Design a_filter_reference_32x11, start of the top module:
module a_filter_reference_32x11(
    input [31:0] x_in,
    input clk,
    input [5:0] reset,
    output [31:0] y_out);
Size: ~6400 cells after synthesis, about 540 flip-flops, roughly 71 I/O pins.
Settings: LEC_CHECK=0, CAP_MARGIN=20, CORE_MARGIN=2, CORE_UTILIZATION=70, CTS_CLUSTER_DIAMETER=201, CTS_CLUSTER_SIZE=41, MAX_ROUTING_LAYER=met4, PLACE_DENSITY_LB_ADDON=0.06, SETUP_SLACK_MARGIN=1.29, SLEW_MARGIN=20; clock period 4.37 ns.
run.sh (not shown) runs the stock make flow with config.mk's settings and CLKGATE_MAP_FILE=.
The starting point did not get past clock tree synthesis (4_1_cts) with DPL-0033.
Next try:
CORE_UTILIZATION = 40   (was 70)
CTS_CLUSTER_DIAMETER = default   (was 201)
CTS_CLUSTER_SIZE = default   (was 41)
MAX_ROUTING_LAYER = default   (was met4)
PLACE_DENSITY_LB_ADDON = default   (was 0.06)
SETUP_SLACK_MARGIN = default   (was 1.29)
clock period = 8.86 ns   (was 4.37 ns; I/O delays follow)
=> Now the flow produced a clean layout. Synthesized area stays the same. Die area grows by 74%. Synthesized cell count is unchanged.
Next try:
CORE_UTILIZATION = 72   (was 40)
CTS_CLUSTER_SIZE = 95   (was default)
PLACE_DENSITY = 0.38   (was default)
clock period = 6.32 ns   (was 8.86 ns; I/O delays follow)
Outcome:
- Now the flow stopped in global routing (5_1_grt) with GRT-0232
- die area went down by 44%
- synthesized area is unchanged
- synthesized cell count stays the same
Next try:
CORE_ASPECT_RATIO = 0.91   (was default)
CTS_CLUSTER_SIZE = default   (was 95)
PLACE_DENSITY = default   (was 0.38)
clock period = 7.5 ns   (was 6.32 ns; I/O delays follow)
Outcome:
- With this change the flow finished but failed the layout checks on negative setup slack
- die area hardly moves
- synthesized cell count stays the same
- synthesized area is unchanged

Setup of job 5569:
a_filter_reference_32x11 again, from the RTL that the note above started with.
==> flow/design.v (excerpt) <==
module a_filter_reference_32x11(
    input [31:0] x_in,
    input clk,
    input [5:0] reset,
    output [31:0] y_out);
export LEC_CHECK = 0
export ABC_AREA = 0
export CAP_MARGIN = 20
export CELL_PAD_IN_SITES_GLOBAL_PLACEMENT = 3
export CORE_ASPECT_RATIO = 1.52
export CORE_MARGIN = 2
export CORE_UTILIZATION = 44
export CTS_CLUSTER_DIAMETER = 79
export CTS_CLUSTER_SIZE = 85
export GPL_ROUTABILITY_DRIVEN = 0
export GPL_TIMING_DRIVEN = 1
export MAX_ROUTING_LAYER = met4
export PLACE_DENSITY_LB_ADDON = 0.02
export SLEW_MARGIN = 15
export TNS_END_PERCENT = 55
create_clock -name core_clock -period 6.45 [get_ports {clk}]
Complete run, failing final checks: job 5569, reason negative setup slack.
Input-level comparison between job 6897 and job 5569:
Settings: a deleted MAX_ROUTING_LAYER that had been met4; a deleted GPL_TIMING_DRIVEN that had been 1; a deleted CELL_PAD_IN_SITES_GLOBAL_PLACEMENT that had been 3; a change of SLEW_MARGIN from 15 to 20; a deleted PLACE_DENSITY_LB_ADDON that had been 0.02; a deleted ABC_AREA that had been 0; a deleted CTS_CLUSTER_SIZE that had been 85; a change of CORE_UTILIZATION from 44 to 66; a deleted CORE_ASPECT_RATIO that had been 1.52; a deleted TNS_END_PERCENT that had been 55; a deleted CTS_CLUSTER_DIAMETER that had been 79; a deleted GPL_ROUTABILITY_DRIVEN that had been 0; a change of the clock period (ns, I/O delays scaled along) from 6.45 to 7.43.
## What came out
Job 6897 completed end to end; final checks failed (negative setup slack).
Going from job 5569 to job 6897, die size went down, final area went down.
diff inputs: job 6897 => job 6857
Settings: CORE_UTILIZATION now 59, was 66; the clock period (ns, I/O delays scaled along) now 4.37, was 7.43.
[summary]
The layout from job 6857, despite a flow that completed every stage, fails the layout checks, with the failing checks listed as negative setup slack. Against job 6897 as the reference, job 6857 delivers a lower slew at the pin closest to its max-slew limit. In the flow results for job 6857 and job 6897, the setup slack is larger on job 6897. Worst slack on hold paths in job 6857 is 0.023 ns above job 6897. Taking job 6897 as the reference point, the tap cell count of job 6857 rises by 174. Job 6857 against job 6897; net total in the final layout is up by more than 10%. Taking job 6897 as the reference, in job 6857 cell area increased about 26%, maximum fanout along the worst path decreased 1.
Changes in job 4810 relative to job 6857:
Settings: CORE_UTILIZATION changed from 59 to 66; the clock period (ns, I/O delays scaled along) changed from 4.37 to 7.46.
### Flow results
Not one of job 4810 and job 6857 finished clean.
Although it ran to completion, job 4810 produced a layout that fails the final checks because of negative setup slack.
Job 6857 ran in full, but the layout does not pass; the checks complain about negative setup slack.
Job 4810 vs job 6857, endpoint of the worst setup timing path: y_out[28] vs y_out[31]
Per the comparison of job 4810 with job 6857, count of clock-buffer cells in the layout -17; routed length on met2 shows a reduction of about 23%; critical path's largest stage delay saw little to no change.
Changes in job 4527 relative to job 4810:
Settings: CORE_UTILIZATION now 72, was 66; PLACE_DENSITY_LB_ADDON now 0.0, previously not set; the clock period (ns, I/O delays scaled along) now 8.38, was 7.46.
### Flow results
- Job 4810 → job 4527: area taken by multi-input logic gates went down 1300 um2, area of placed instances went down 1400 um2, post-route fraction of the period consumed by the critical path went down 11 points.
- Clock-buffer cell count went up by a few percent going from job 4810 to job 4527.
- Although job 4527 finished all stages, its layout failed final checks on negative setup slack.
- Relative to job 4810, the first-pass GRT wire length measured on job 4527 has decreased by a few percent.
- Looking at final critical-path setup slack, job 4527 sits 0.78 ns above job 4810.

Setup of oak:
Starting RTL as in the previous note.
clock: 9.0 ns
lec_check: 0
cap_margin: 20
cell_pad_in_sites_global_placement: 2
core_margin: 2
core_utilization: 40
min_routing_layer: met2
slew_margin: 20
Looking at the reports, oak completed the entire flow and the layout it produced met the timing, design-rule and antenna checks.
Setup changes, oak to pine
- setting CELL_PAD_IN_SITES_DETAIL_PLACEMENT to 1 for the first time
- changing SLEW_MARGIN from 20 to 30
- setting CTS_CLUSTER_DIAMETER to 33 for the first time
### Flow results
- Setup slack on pine is behind oak.
- Looking at sequential share of layout area across oak and pine, the one that comes out lower is pine.
- | final cell utilization of the core | pine vs oak | 2.1 points higher |

a_filter_reference_32x11 again, from the RTL that the note above started with.
Settings: LEC_CHECK=0, ABC_AREA=1, CAP_MARGIN=15, CORE_ASPECT_RATIO=0.83, CORE_MARGIN=2, CORE_UTILIZATION=46, CTS_CLUSTER_SIZE=85, GPL_ROUTABILITY_DRIVEN=0, GPL_TIMING_DRIVEN=1, SETUP_SLACK_MARGIN=-0.16, SLEW_MARGIN=15; clock period 6.45 ns.
The first run reached the layout checks and failed them: setup timing.
Then changed:
Settings changed: CAP_MARGIN 15 to 30, CORE_UTILIZATION 46 to 56, CTS_CLUSTER_DIAMETER set to 360, CTS_CLUSTER_SIZE 85 to 15, GPL_TIMING_DRIVEN 1 to 0, SLEW_MARGIN 15 to 20.
The new run finished but failed the layout checks on setup timing.
Hold slack barely changes.
Core utilization came out higher by 7.6 points.
Synthesized cell count does not change.
Then changed:
Settings changed: ABC_AREA 1 to unset, CAP_MARGIN 30 to 20, CORE_ASPECT_RATIO 0.83 to unset, CORE_UTILIZATION 56 to 66, CTS_CLUSTER_DIAMETER 360 to unset, CTS_CLUSTER_SIZE 15 to unset, GPL_ROUTABILITY_DRIVEN 0 to unset, GPL_TIMING_DRIVEN 0 to unset, SETUP_SLACK_MARGIN -0.16 to unset.
Clock period 6.45 ns to 9.92 ns, I/O delays scaled along.
Outcome:
- Now the flow ran to the end with no violations
- core utilization increases by 5.2 points
- via count shrinks by a quarter to a third
- sequential cell count does not change
- critical path depth is higher by 1
- hold slack is better by 0.016 ns
- wire length went down by well over a third
- clock skew shrinks by 0.019 ns
- cell count is lower by a quarter to a third
Then changed:
Settings changed: CORE_UTILIZATION 66 to 28.
Clock period 9.92 ns to 8.86 ns, I/O delays scaled along.
Setup slack loses 0.077 ns.
Non-clock buffer count rises by 72.
Cell area rises by 5.0%.
Wire length barely changes.
Utilization falls by 40 points.
Register-to-register slack loses 0.91 ns.
Die area rises by 130%.
Synthesized area does not change.
Clock-buffer cell count falls by 2.
Then changed:
Settings changed: CORE_UTILIZATION 28 to 40, SETUP_SLACK_MARGIN set to 2.51.
Maximum frequency came out higher by about 2%. Clock skew increases by 0.012 ns. Wire length came out higher by 10%. Clock-buffer cell count increases by 16. Setup slack improved by 0.16 ns. Hold slack degrades by 0.0088 ns. Via count grows by 4.0%. Die area is lower by 30%. Area after synthesis is unchanged.
Then changed:
Settings changed: HOLD_SLACK_MARGIN set to 0.23, SETUP_SLACK_MARGIN 2.51 to unset, SLEW_MARGIN 20 to 40.
Clock period 8.86 ns to 9.22 ns, I/O delays scaled along.
Result: Synthesized cell count stays the same; utilization shrinks by 4.5 points; routed wire length came out lower by 8.3%; non-clock buffer count drops by 158; global-route usage went down by 0.85 points; hold slack gains 0.016 ns.

## wip/quartz
a_filter_reference_32x11 again, from the RTL that the note above started with.
export LEC_CHECK = 0
export ABC_AREA = 1
export CAP_MARGIN = 20
export CORE_ASPECT_RATIO = 0.91
export CORE_MARGIN = 2
export CORE_UTILIZATION = 72
export CTS_CLUSTER_SIZE = 11
export SLEW_MARGIN = 20
create_clock -name core_clock -period 8.54 [get_ports {clk}]
Setup changes, wip/quartz to wip/amber
Settings: CTS_CLUSTER_SIZE removed (was 11); ABC_AREA removed (was 1); CORE_ASPECT_RATIO removed (was 0.91); CORE_UTILIZATION changed from 72 to 9; the clock period (ns, I/O delays scaled along) changed from 8.54 to 9.92.
Relative to wip/quartz, the data required time of the critical path of wip/amber is higher by 1.11 ns.
Synthesized chip area reported by yosys: wip/amber lower than wip/quartz
wip/amber did not stop at any stage, and its layout met the timing, design-rule and antenna checks.
Of wip/quartz and wip/amber, the higher total die size belongs to wip/amber.
Number of buffer and inverter stages on the critical path sits lower in wip/amber than in wip/quartz.
wip/amber ends up with lower logic gate fraction of the total cell area than wip/quartz does.
Here is what was changed in the inputs of wip/harbor compared with wip/amber.
Settings: putting PLACE_DENSITY_LB_ADDON at 0.06 where nothing was set; swapping 9 for 72 in CORE_UTILIZATION; putting ABC_AREA at 1 where nothing was set; swapping 9.92 for 7.43 in the clock period (ns, I/O delays scaled along).
==> results <==
The flow ended early for wip/harbor: it failed with a tool error in 5_1_grt. Die width: wip/harbor lower than wip/amber. The simple-gate portion of the synthesized area of wip/harbor is higher than that of wip/amber. Diff wip/amber -> wip/harbor: vertical extent of the die now smaller; number of cells in the yosys synthesis report now larger. wip/amber → wip/harbor: synthesized cell count now sits higher; xor/xnor share of the synthesized area shrank by 0.40 points.
### wip/harbor -> wip/violet
Settings: putting CTS_CLUSTER_SIZE at 12 where nothing was set; clearing PLACE_DENSITY_LB_ADDON, which used to be 0.06; putting CORE_ASPECT_RATIO at 0.91 where nothing was set; swapping 7.43 for 8.58 in the clock period (ns, I/O delays scaled along).
--- outcome ---
wip/violet went all the way through synthesis, placement and routing and the layout is clean on timing, DRC and antenna.
As far as area fraction in xor and xnor cells is concerned, wip/violet and wip/harbor perform about the same.
Of wip/violet and wip/harbor, wip/harbor shows the higher post-CTS setup repair buffer count, with wip/violet below it.
Measured against each other, wip/violet and wip/harbor differ in total of cells resized after clock tree synthesis, the lower figure coming from wip/violet.
wip/violet and wip/harbor ended up with roughly the same effective utilization at floorplan.
Side by side, placed cell count turned out lower in wip/violet than in wip/harbor.
Summary of wip/violet over wip/harbor: floorplan die area held steady; mean area per synthesized cell comparable.
Against wip/harbor, wip/violet reports a number of levels in the clock H-tree that is higher.

Starting RTL as in the previous note.
clock: 7.57 ns
lec_check: 0
abc_area: 1
cap_margin: 30
core_aspect_ratio: 0.83
core_margin: 2
core_utilization: 71
cts_cluster_size: 37
gpl_routability_driven: 1
gpl_timing_driven: 1
hold_slack_margin: 0.29
max_routing_layer: met4
place_density_lb_addon: 0.2
setup_slack_margin: -0.16
slew_margin: 20
The starting point ran to the end with violations: setup timing.
Rerun with:
==> flow/config.mk (replaced) <==
export PLATFORM = sky130hd
export DESIGN_NAME = a_filter_reference_32x11
export DESIGN_NICKNAME = a_filter_reference_32x11
export VERILOG_FILES = /design/flow/design.v
export SDC_FILE = /design/flow/constraint.sdc
export NUM_CORES = 4
export LEC_CHECK = 0
export CAP_MARGIN = 20
export CORE_MARGIN = 2
export CORE_UTILIZATION = 72
export MAX_ROUTING_LAYER = met4
export PLACE_DENSITY = 0.67
export SLEW_MARGIN = 20
==> flow/constraint.sdc (replaced) <==
create_clock -name core_clock -period 7.46 [get_ports {clk}]
set_input_delay 1.4920 -clock core_clock [delete_from_list [all_inputs] [get_ports {clk}]]
set_output_delay 1.4920 -clock core_clock [all_outputs]
set_load 0.01 [all_outputs]
The new run ran to the end with violations: setup timing.
Critical path depth goes up by 3.
Clock skew fell by 0.026 ns.
Die size came out lower by roughly a tenth.
First-iteration DRC count falls by well over a third.

== run 1 ==
a_filter_reference_32x11 again, from the RTL that the note above started with.
Settings: LEC_CHECK=0, CAP_MARGIN=20, CORE_MARGIN=2, CORE_UTILIZATION=72, CTS_CLUSTER_SIZE=58, PLACE_DENSITY_LB_ADDON=0.0, SETUP_SLACK_MARGIN=-0.54, SLEW_MARGIN=20; clock period 7.66 ns.
STATUS run=run 1 STAGES=ALL_DONE FINAL_CHECKS=FAILED CAUSE=setup timing
Modified inputs, run 2 compared to run 1
- changing CTS_CLUSTER_SIZE from 58 to 72
- changing SETUP_SLACK_MARGIN from -0.54 to 2.47
- changing the clock period (ns, I/O delays scaled along) from 7.66 to 8.38
### Flow results
Run 2 finished every stage; the final checks, however, were not passed, the failures being setup timing.
Higher area added between synthesis and finish goes to run 2 over run 1.
Taking run 1 as the reference point, the routed wirelength normalized by instance count of run 2 rises by 3.8 um.
The run showing the greater global-route usage over all layers is run 2.
The number of clock buffers in the layout number comes out higher for run 2 vs run 1.
Inputs modified between run 2 and run 3:
- SETUP_SLACK_MARGIN removed (was 2.47)
- CTS_CLUSTER_SIZE changed from 72 to 74
- ABC_AREA newly set to 1
- the clock period (ns, I/O delays scaled along) changed from 8.38 to 7.3
### Flow results
Each of run 3 and run 2 falls short of a clean finish.
Status run 2: flow complete, layout not clean - setup timing
The flow ended early for run 3: it failed with a tool error in global routing (5_1_grt).
Looking only at horizontal die dimension, and setting everything else aside, the higher value of run 3 and run 2 goes to run 3.
The summed instance area of the synthesized netlist reported for run 3 is greater than that of run 2 by 14%.
What run 2 reported for post-CTS resize count has to be multiplied by 1.8 to get the figure for run 3.
In the reports for run 3 and run 2, the smaller pre-CTS setup slack belongs to run 3.
Relative to run 3, the following input files were edited for run 4:
- CORE_ASPECT_RATIO now 0.91, previously not set
- PLACE_DENSITY now 0.39, previously not set
- PLACE_DENSITY_LB_ADDON no longer set, was 0.0
- CTS_CLUSTER_SIZE no longer set, was 74
- the clock period (ns, I/O delays scaled along) now 8.54, was 7.3
--- outcome ---
Run 4 | status: complete | timing, DRC, antenna: pass
Any difference in half-perimeter wire length after detailed placement between run 3 and run 4 is small enough to ignore.
Re placed cell count: run 3 was higher than run 4.
Standard cell core area: run 3 vs run 4, no meaningful difference
Run 4 vs. run 3: yosys stat cell total has remained practically unchanged; horizontal extent of the die has increased.
Re async set-or-reset flop fraction in the synthesized netlist: no difference whatsoever between run 3 and run 4.

Starting RTL as in the previous note.
// a_filter_reference_32x11
module a_filter_reference_32x11(
    input [31:0] x_in,
    input clk,
    input [5:0] reset,
    output [31:0] y_out);
==> flow/config.mk <==
export PLATFORM = sky130hd
export DESIGN_NAME = a_filter_reference_32x11
export DESIGN_NICKNAME = a_filter_reference_32x11
export VERILOG_FILES = /design/flow/design.v
export SDC_FILE = /design/flow/constraint.sdc
export NUM_CORES = 4
export LEC_CHECK = 0
export ABC_AREA = 1
export CAP_MARGIN = 30
export CORE_ASPECT_RATIO = 0.83
export CORE_MARGIN = 2
export CORE_UTILIZATION = 71
export CTS_CLUSTER_SIZE = 80
export GPL_ROUTABILITY_DRIVEN = 1
export GPL_TIMING_DRIVEN = 1
export PLACE_DENSITY = 0.35
export SETUP_SLACK_MARGIN = -0.06
export SLEW_MARGIN = 20
==> flow/constraint.sdc <==
create_clock -name core_clock -period 2.07 [get_ports {clk}]
set_input_delay 0.4140 -clock core_clock [delete_from_list [all_inputs] [get_ports {clk}]]
set_output_delay 0.4140 -clock core_clock [all_outputs]
set_load 0.01 [all_outputs]
The first run did not get past detailed placement.
Edit:
--- a/flow/config.mk
+++ b/flow/config.mk
@@ -11,8 +11,7 @@
 export CORE_MARGIN = 2
 export CORE_UTILIZATION = 71
-export CTS_CLUSTER_SIZE = 80
+export CTS_CLUSTER_DIAMETER = 231
 export GPL_ROUTABILITY_DRIVEN = 1
 export GPL_TIMING_DRIVEN = 1
-export PLACE_DENSITY = 0.35
-export SETUP_SLACK_MARGIN = -0.06
+export SETUP_SLACK_MARGIN = -0.16
 export SLEW_MARGIN = 20
==> flow/constraint.sdc (replaced) <==
create_clock -name core_clock -period 7.59 [get_ports {clk}]
set_input_delay 1.5180 -clock core_clock [delete_from_list [all_inputs] [get_ports {clk}]]
set_output_delay 1.5180 -clock core_clock [all_outputs]
set_load 0.01 [all_outputs]
This time the run died in global routing.
Synthesized cell count stays the same.
Area after synthesis does not change.
Die size stays the same.
Edit:
--- a/flow/config.mk
+++ b/flow/config.mk
@@ -11,7 +11,6 @@
 export CORE_MARGIN = 2
 export CORE_UTILIZATION = 71
-export CTS_CLUSTER_DIAMETER = 231
 export GPL_ROUTABILITY_DRIVEN = 1
 export GPL_TIMING_DRIVEN = 1
-export SETUP_SLACK_MARGIN = -0.16
+export SETUP_SLACK_MARGIN = -0.06
 export SLEW_MARGIN = 20
==> flow/constraint.sdc (replaced) <==
create_clock -name core_clock -period 2.15 [get_ports {clk}]
set_input_delay 0.4300 -clock core_clock [delete_from_list [all_inputs] [get_ports {clk}]]
set_output_delay 0.4300 -clock core_clock [all_outputs]
set_load 0.01 [all_outputs]
Result: This time the run did not get past detailed placement, error DPL-0038. Synthesized cell count stays the same. Die size is unchanged. Area after synthesis does not change.
Edit:
--- a/flow/config.mk
+++ b/flow/config.mk
@@ -11,6 +11,9 @@
 export CORE_MARGIN = 2
 export CORE_UTILIZATION = 71
+export CTS_CLUSTER_SIZE = 37
 export GPL_ROUTABILITY_DRIVEN = 1
 export GPL_TIMING_DRIVEN = 1
-export SETUP_SLACK_MARGIN = -0.06
+export MAX_ROUTING_LAYER = met4
+export PLACE_DENSITY_LB_ADDON = 0.1
+export SETUP_SLACK_MARGIN = 2.25
 export SLEW_MARGIN = 20
==> flow/constraint.sdc (replaced) <==
create_clock -name core_clock -period 7.57 [get_ports {clk}]
set_input_delay 1.5140 -clock core_clock [delete_from_list [all_inputs] [get_ports {clk}]]
set_output_delay 1.5140 -clock core_clock [all_outputs]
set_load 0.01 [all_outputs]
Result:
- The new run died in global routing on GRT-0232
- synthesized cell count stays the same
- die area does not change
- area after synthesis does not change
Edit:
--- a/flow/config.mk
+++ b/flow/config.mk
@@ -11,9 +11,9 @@
 export CORE_MARGIN = 2
 export CORE_UTILIZATION = 71
-export CTS_CLUSTER_SIZE = 37
+export CTS_CLUSTER_DIAMETER = 242
+export CTS_CLUSTER_SIZE = 39
 export GPL_ROUTABILITY_DRIVEN = 1
 export GPL_TIMING_DRIVEN = 1
-export MAX_ROUTING_LAYER = met4
-export PLACE_DENSITY_LB_ADDON = 0.1
-export SETUP_SLACK_MARGIN = 2.25
+export HOLD_SLACK_MARGIN = 0.29
+export SETUP_SLACK_MARGIN = -0.16
 export SLEW_MARGIN = 20
==> flow/constraint.sdc (replaced) <==
create_clock -name core_clock -period 7.22 [get_ports {clk}]
set_input_delay 1.4440 -clock core_clock [delete_from_list [all_inputs] [get_ports {clk}]]
set_output_delay 1.4440 -clock core_clock [all_outputs]
set_load 0.01 [all_outputs]
Effect: The changed run aborted during global routing (GRT-0232); synthesized area stays the same; die size stays the same; synthesized cell count does not change.
